Design mult32x32, start of the top module:
module mult32x32 (
    input logic clk,             
    input logic reset,           
    input logic start,           
    input logic [31:0] a,        
    input logic [31:0] b,        
    output logic busy,           
    output logic [63:0] product  
);
clock: 18.9 ns
lec_check: 0
cap_margin: 20
core_aspect_ratio: 0.74
core_margin: 2
core_utilization: 40
cts_cluster_diameter: 307
slew_margin: 20
run.sh (not shown) runs the stock make flow with config.mk's settings and CLKGATE_MAP_FILE=.
Then changed:
--- a/flow/config.mk
+++ b/flow/config.mk
@@ -7,7 +7,5 @@
 export LEC_CHECK = 0
 export CAP_MARGIN = 20
-export CORE_ASPECT_RATIO = 0.74
 export CORE_MARGIN = 2
 export CORE_UTILIZATION = 40
-export CTS_CLUSTER_DIAMETER = 307
 export SLEW_MARGIN = 20
==> flow/constraint.sdc (replaced) <==
create_clock -name core_clock -period 12.0 [get_ports {clk}]
set_input_delay 2.4000 -clock core_clock [delete_from_list [all_inputs] [get_ports {clk}]]
set_output_delay 2.4000 -clock core_clock [all_outputs]
set_load 0.01 [all_outputs]
The new run went through all stages and came out clean.
Design area increases by 0.82%.
Via count hardly moves.
Count of clock-buffer cells in the layout goes down by 1.
Area after synthesis does not change.
Die size hardly moves.
Setup slack degrades by 5.1 ns.


== run A ==
mult32x32 again, from the RTL that the note above started with.
export LEC_CHECK = 0
export ABC_AREA = 0
export CAP_MARGIN = 35
export CELL_PAD_IN_SITES_GLOBAL_PLACEMENT = 1
export CORE_ASPECT_RATIO = 1.13
export CORE_MARGIN = 9
export CORE_UTILIZATION = 48
export CTS_CLUSTER_DIAMETER = 280
export CTS_CLUSTER_SIZE = 15
export GPL_TIMING_DRIVEN = 1
export MAX_ROUTING_LAYER = met4
export PLACE_DENSITY = 0.74
export SLEW_MARGIN = 30
export TNS_END_PERCENT = 15
create_clock -name core_clock -period 6.16 [get_ports {clk}]
| run A | all stages done | FAIL | setup timing |
## Diff of input files: run B against run A
==> flow/config.mk <==
export PLATFORM = sky130hd
export DESIGN_NAME = mult32x32
export DESIGN_NICKNAME = mult32x32
export VERILOG_FILES = /design/flow/design.v
export SDC_FILE = /design/flow/constraint.sdc
export NUM_CORES = 4
export LEC_CHECK = 0
export CAP_MARGIN = 20
export CORE_MARGIN = 2
export CORE_UTILIZATION = 40
export SLEW_MARGIN = 20
==> flow/constraint.sdc <==
create_clock -name core_clock -period 16.5 [get_ports {clk}]
set_input_delay 3.3000 -clock core_clock [delete_from_list [all_inputs] [get_ports {clk}]]
set_output_delay 3.3000 -clock core_clock [all_outputs]
set_load 0.01 [all_outputs]
Results
- Having completed the whole flow, run B delivered a layout that passed the timing, DRC and antenna checks.
- Diff run A -> run B: layout net count fell by 20%, number of inserted filler cells in the final layout shows an increase of about 70%.
- [diff] hold slack, run B relative to run A: regression
Relative to run B, the following input files were edited for run C:
-- flow/config.mk --
<<< run B, line 8
export CAP_MARGIN = 20
export CORE_MARGIN = 2
export CORE_UTILIZATION = 40
export SLEW_MARGIN = 20
>>> run C, line 8
export CAP_MARGIN = 20
export CORE_MARGIN = 2
export CORE_UTILIZATION = 50
export SLEW_MARGIN = 20
export TNS_END_PERCENT = 15
==> flow/constraint.sdc <==
create_clock -name core_clock -period 8.16 [get_ports {clk}]
set_input_delay 1.6320 -clock core_clock [delete_from_list [all_inputs] [get_ports {clk}]]
set_output_delay 1.6320 -clock core_clock [all_outputs]
set_load 0.01 [all_outputs]
[summary]
STATUS run=run C STAGES=ALL_DONE FINAL_CHECKS=FAILED CAUSE=setup timing. Run C vs. run B: count of clock-buffer cells in the layout went down; post-layout worst setup margin went down. Between run C and run B, via count is higher for run C, run B comes in under that. Between run C and run B, the difference in clock skew is negligible. Of run C and run B, the run reporting the higher final HPWL from detailed placement was run C. Run C -> run B: area after synthesis flat. Looking at beginning of the critical path, the b[26] result is from run C; the a[30] one comes from run B.
## Diff of input files: run D against run C
-- flow/config.mk --
<<< run C, line 8
export CAP_MARGIN = 20
export CORE_MARGIN = 2
export CORE_UTILIZATION = 50
export SLEW_MARGIN = 20
export TNS_END_PERCENT = 15
>>> run D, line 8
export CAP_MARGIN = 20
export CORE_MARGIN = 2
export CORE_UTILIZATION = 58
export CTS_CLUSTER_DIAMETER = 30
export CTS_CLUSTER_SIZE = 37
export SLEW_MARGIN = 20
export TNS_END_PERCENT = 15
Findings:
Min detailed placement HPWL across run C and run D: run C. FAIL run D @ 5_1_grt: tool exited with error. Going from run C to run D, number of core rows -4, floorplan-stage core utilization higher, width of the die decreased 7.0%, number of buffers inserted to repair setup after CTS higher. Die area down about 13% in run D wrt run C.


## job 101
mult32x32 again, from the RTL that the note above started with.
clock: 5.98 ns
lec_check: 0
cap_margin: 20
core_margin: 2
core_utilization: 72
cts_cluster_diameter: 190
cts_cluster_size: 41
hold_slack_margin: -0.09
place_density_lb_addon: 0.01
setup_slack_margin: 1.78
slew_margin: 20
Job 101 never completed; the flow aborted with a tool error in 3_5_place_dp.
> inputs changed (job 101 -> job 102)
- clearing HOLD_SLACK_MARGIN, which used to be -0.09
- clearing CTS_CLUSTER_DIAMETER, which used to be 190
- clearing PLACE_DENSITY_LB_ADDON, which used to be 0.01
- clearing SETUP_SLACK_MARGIN, which used to be 1.78
- clearing CTS_CLUSTER_SIZE, which used to be 41
- swapping 72 for 15 in CORE_UTILIZATION
- swapping 5.98 for 14.9 in the clock period (ns, I/O delays scaled along)
Findings:
Job 102 went all the way through synthesis, placement and routing and the layout is clean on timing, DRC and antenna. There was hardly any difference in area after synthesis between job 101 and job 102. Job 101 → job 102: number of library cell types mapped by synthesis has remained practically unchanged, starting density of the core shrank by 58 points, number of cell rows picked up an extra 55, area of the core region moved up. Between job 102 and job 101, it is job 102 whose die area is higher, by about 360%. Job 102 -> job 101: count of flip-flops with a built-in enable after synthesis delta 0, exact match. From job 101 to job 102 the numbers moved as follows: mean area per synthesized cell comparable; final estimated routing congestion in global placement decreased by 15% relative to the old numbers; vertical die size moved up; horizontal extent of the die climbed 150 um.
diff inputs: job 102 => job 103
- swapping 15 for 58 in CORE_UTILIZATION
- putting TNS_END_PERCENT at 5 where nothing was set
- swapping 14.9 for 8.01 in the clock period (ns, I/O delays scaled along)
Between job 102 and job 103, the flow reports average routed wire per standard cell increasing by more than a quarter.
In job 103 the worst setup slack after layout turned out 4.77 ns lower than in job 102.
STATUS run=job 103 STAGES=ALL_DONE FINAL_CHECKS=FAILED CAUSE=setup timing
Compared with job 102, job 103 shows a lower critical path arrival.
Reported for job 103 and job 102, combined area of all synthesized cells turned out identical to the last digit.
Edits applied to the flow inputs when going from job 103 to job 104:
- removing TNS_END_PERCENT (formerly 5)
- setting CTS_CLUSTER_DIAMETER to 81 for the first time
- changing the clock period (ns, I/O delays scaled along) from 8.01 to 8.65
## What came out
5_1_grt: job 104 exited with error
Die area came out exactly the same in job 104 and job 103.
In the metrics for job 104 and job 103, the one carrying the higher global placer's final weighted congestion is job 104.
Diff job 103..job 104 | fraction of registers with async set or reset after synthesis | unchanged
Note that the setup fix buffers added after clock tree synthesis recorded for job 104 amounts to 1.8 times the value seen in job 103.
There was hardly any difference in die width between job 104 and job 103.
Job 104 against job 103: yosys-reported design area after synthesis held, area inside the core boundary flat.
The cell count after placement on job 103 is in line with that on job 104.
Post-placement setup slack, job 104 and job 103, lower one = job 103.
#### Input delta (job 105 over job 104)
- a change of CORE_UTILIZATION from 58 to 54
- a deleted CTS_CLUSTER_DIAMETER that had been 81
- a change of the clock period (ns, I/O delays scaled along) from 8.65 to 6.16
==> results <==
Of job 104 and job 105, only job 104 fails to reach the end of the flow.
[flow] job 105 | stages: complete | final checks: fail | reason: setup timing
Flow for job 104 halted at 5_1_grt, error code GRT-0232.
Going from job 104 to job 105, final HPWL from detailed placement rose about 1.6%; total of hold buffers inserted after clock tree synthesis stayed essentially flat.
[compare] base=job 104 new=job 105: routability-driven placement congestion ratio saw a decrease; die size saw an increase; synthesized area per cell saw little to no change; number of placed cells counting well taps saw an increase.
Number of cell rows: job 104 and job 105 compared, lower one is job 104


mult32x32 again, from the RTL that the note above started with.
clock: 6.1 ns
lec_check: 0
abc_area: 1
cap_margin: 20
core_margin: 2
core_utilization: 64
cts_cluster_diameter: 348
cts_cluster_size: 98
place_density: 0.39
slew_margin: 20
tns_end_percent: 10
The first run stopped in clock tree synthesis.
Change:
Settings changed: ABC_AREA 1 to not set, CORE_UTILIZATION 64 to 40, CTS_CLUSTER_DIAMETER 348 to not set, CTS_CLUSTER_SIZE 98 to not set, PLACE_DENSITY 0.39 to not set, TNS_END_PERCENT 10 to not set.
Clock period 6.1 ns to 11.0 ns, I/O delays scaled along.
Result: This time the run finished clean; synthesized cell count goes down by 26%; synthesized area goes down by 10%; die area goes up by 42%.
Change:
Settings changed: CORE_UTILIZATION 40 to 58, TNS_END_PERCENT set to 5.
Clock period 11.0 ns to 8.7 ns, I/O delays scaled along.
The changed run never finished: it broke off in global routing, error ODB-0269.
Die size falls by 30%.
Synthesized cell count stays the same.
Area after synthesis stays the same.


Starting RTL as in the previous note.
make LEC_CHECK=0 ABC_AREA=1 CAP_MARGIN=20 CELL_PAD_IN_SITES_GLOBAL_PLACEMENT=1 CORE_ASPECT_RATIO=1.01 CORE_MARGIN=2 CORE_UTILIZATION=19 HOLD_SLACK_MARGIN=0.08 MIN_ROUTING_LAYER=met2 SLEW_MARGIN=20 finish   # period 12.0 ns
The starting point finished with design-rule violations left.
Rerun with:
ABC_AREA = unset   (was 1)
CELL_PAD_IN_SITES_GLOBAL_PLACEMENT = unset   (was 1)
CORE_ASPECT_RATIO = 1.41   (was 1.01)
CORE_UTILIZATION = 66   (was 19)
CTS_CLUSTER_DIAMETER = 208   (was unset)
CTS_CLUSTER_SIZE = 100   (was unset)
HOLD_SLACK_MARGIN = unset   (was 0.08)
MIN_ROUTING_LAYER = unset   (was met2)
SETUP_SLACK_MARGIN = -1.2   (was unset)
TNS_END_PERCENT = 25   (was unset)
Now the flow completed without violations.
Global-route usage climbs by 12 points.
Cell area drops by 13%.
Clock skew drops by 3.3 ps.
Cell count drops by 39%.
Routed wire length drops by 43%.
Synthesized cell count drops by 26%.
Rerun with:
ABC_AREA = 1   (was unset)
CAP_MARGIN = 40   (was 20)
CELL_PAD_IN_SITES_GLOBAL_PLACEMENT = 1   (was unset)
CORE_ASPECT_RATIO = 1.01   (was 1.41)
CORE_UTILIZATION = 19   (was 66)
CTS_CLUSTER_DIAMETER = unset   (was 208)
CTS_CLUSTER_SIZE = unset   (was 100)
GPL_ROUTABILITY_DRIVEN = 0   (was unset)
HOLD_SLACK_MARGIN = 0.08   (was unset)
MIN_ROUTING_LAYER = met2   (was unset)
PLACE_DENSITY_LB_ADDON = 0.19   (was unset)
SETUP_SLACK_MARGIN = unset   (was -1.2)
TNS_END_PERCENT = unset   (was 25)
What happened: The changed run finished with design-rule violations left; synthesized cell count is higher by about 36%; setup slack gains 500 ps; first-iteration DRC count is higher to 3.2 times its value; worst hold slack hardly moves; global-route usage is lower by 12 points; final area is higher by about 16%; register-to-register slack gains 830 ps; clock-buffer cell count is lower by 1.


mult32x32 again, from the RTL that the note above started with.
## mult32x32
module mult32x32 (
    input logic clk,             
    input logic reset,           
    input logic start,           
    input logic [31:0] a,        
    input logic [31:0] b,        
    output logic busy,           
    output logic [63:0] product  
);
Settings: LEC_CHECK=0, ABC_AREA=0, CAP_MARGIN=25, CELL_PAD_IN_SITES_GLOBAL_PLACEMENT=1, CORE_ASPECT_RATIO=1.08, CORE_MARGIN=2, CORE_UTILIZATION=48, CTS_CLUSTER_DIAMETER=280, CTS_CLUSTER_SIZE=27, GPL_TIMING_DRIVEN=1, MAX_ROUTING_LAYER=met4, PLACE_DENSITY=0.74, SLEW_MARGIN=20, TNS_END_PERCENT=15; clock period 6.76 ns.
The baseline finished but failed the layout checks on negative setup slack.
Then changed:
- ABC_AREA: 0 -> 1
- CELL_PAD_IN_SITES_GLOBAL_PLACEMENT: 1 -> unset
- CORE_UTILIZATION: 48 -> 55
- CTS_CLUSTER_DIAMETER: 280 -> 206
- CTS_CLUSTER_SIZE: 27 -> 99
- GPL_TIMING_DRIVEN: 1 -> 0
- MAX_ROUTING_LAYER: met4 -> unset
- SETUP_SLACK_MARGIN: unset -> 0.98
- SLEW_MARGIN: 20 -> 5
- TNS_END_PERCENT: 15 -> 5
Effect: The changed run finished but fails on negative setup slack. Final cell count grows by 10%. Via count came out higher by 24%. Setup slack degrades by 830 ps. Routed wire length rises by 48%. Utilization came out higher by 2.4 points. Design area is unchanged. Count of clock-buffer cells in the layout came out higher by 1.
Then changed:
- CORE_UTILIZATION: 55 -> 44
- SETUP_SLACK_MARGIN: 0.98 -> unset
- SLEW_MARGIN: 5 -> 20
After rerunning: The new run reached the layout checks and failed them: negative setup slack; wire length falls by 24%; worst setup slack gets better by 1700 ps; cell count is lower by 0.53%; utilization went down by 21 points; global-route usage came out lower by 13 points.
Then changed:
- ABC_AREA: 1 -> 0
- CORE_UTILIZATION: 44 -> 72
- CTS_CLUSTER_DIAMETER: 206 -> 381
- CTS_CLUSTER_SIZE: 99 -> 44
- GPL_TIMING_DRIVEN: 0 -> 1
- clock period: 6.76 -> 10.4 ns (I/O delays scaled with it)
=>
- Now the flow completed without violations
- first-iteration DRC count rose by 44%
- synthesized cell count fell by 26%
- cell area fell by 23%
- setup slack is better by 1200 ps
- global-route usage rose by 12 points
- sequential cell count stays the same
- die area fell by 44%
- count of clock-buffer cells in the layout rose by 1
- via count fell by 13%
- critical path depth fell by 1


## P
Starting RTL as in the previous note.
==> flow/config.mk <==
export PLATFORM = sky130hd
export DESIGN_NAME = mult32x32
export DESIGN_NICKNAME = mult32x32
export VERILOG_FILES = /design/flow/design.v
export SDC_FILE = /design/flow/constraint.sdc
export NUM_CORES = 4
export LEC_CHECK = 0
export ABC_AREA = 0
export CAP_MARGIN = 15
export CORE_ASPECT_RATIO = 0.87
export CORE_MARGIN = 2
export CORE_UTILIZATION = 72
export CTS_CLUSTER_DIAMETER = 290
export CTS_CLUSTER_SIZE = 46
export GPL_TIMING_DRIVEN = 1
export SETUP_SLACK_MARGIN = 1.37
export SLEW_MARGIN = 20
export TNS_END_PERCENT = 70
==> flow/constraint.sdc <==
create_clock -name core_clock -period 6.76 [get_ports {clk}]
set_input_delay 1.3520 -clock core_clock [delete_from_list [all_inputs] [get_ports {clk}]]
set_output_delay 1.3520 -clock core_clock [all_outputs]
set_load 0.01 [all_outputs]
Tool error DPL-0038 stopped P during 3_5_place_dp; no final results.
For Q, these inputs were changed with respect to P:
==> flow/config.mk <==
export PLATFORM = sky130hd
export DESIGN_NAME = mult32x32
export DESIGN_NICKNAME = mult32x32
export VERILOG_FILES = /design/flow/design.v
export SDC_FILE = /design/flow/constraint.sdc
export NUM_CORES = 4
export LEC_CHECK = 0
export CAP_MARGIN = 20
export CORE_MARGIN = 2
export CORE_UTILIZATION = 62
export SLEW_MARGIN = 20
==> flow/constraint.sdc <==
create_clock -name core_clock -period 11.5 [get_ports {clk}]
set_input_delay 2.3000 -clock core_clock [delete_from_list [all_inputs] [get_ports {clk}]]
set_output_delay 2.3000 -clock core_clock [all_outputs]
set_load 0.01 [all_outputs]
Q finished all stages; the layout is clean. Going from P to Q, post-synthesis net count has remained practically unchanged, count of standard-cell rows has increased, count of library flops with an enable pin has remained practically unchanged, complex-gate fraction of the synthesized area has remained practically unchanged. [Q] y dimension of the die rose about 15% relative to P. For post-synthesis async set-or-reset flop share, P and Q come out practically identical. The die area reported for Q is greater than that of P by 16%. Q ended up with a lower initial cell density of the core than P did. Looking at placer's final routability congestion estimate, Q sits about 10% below P.
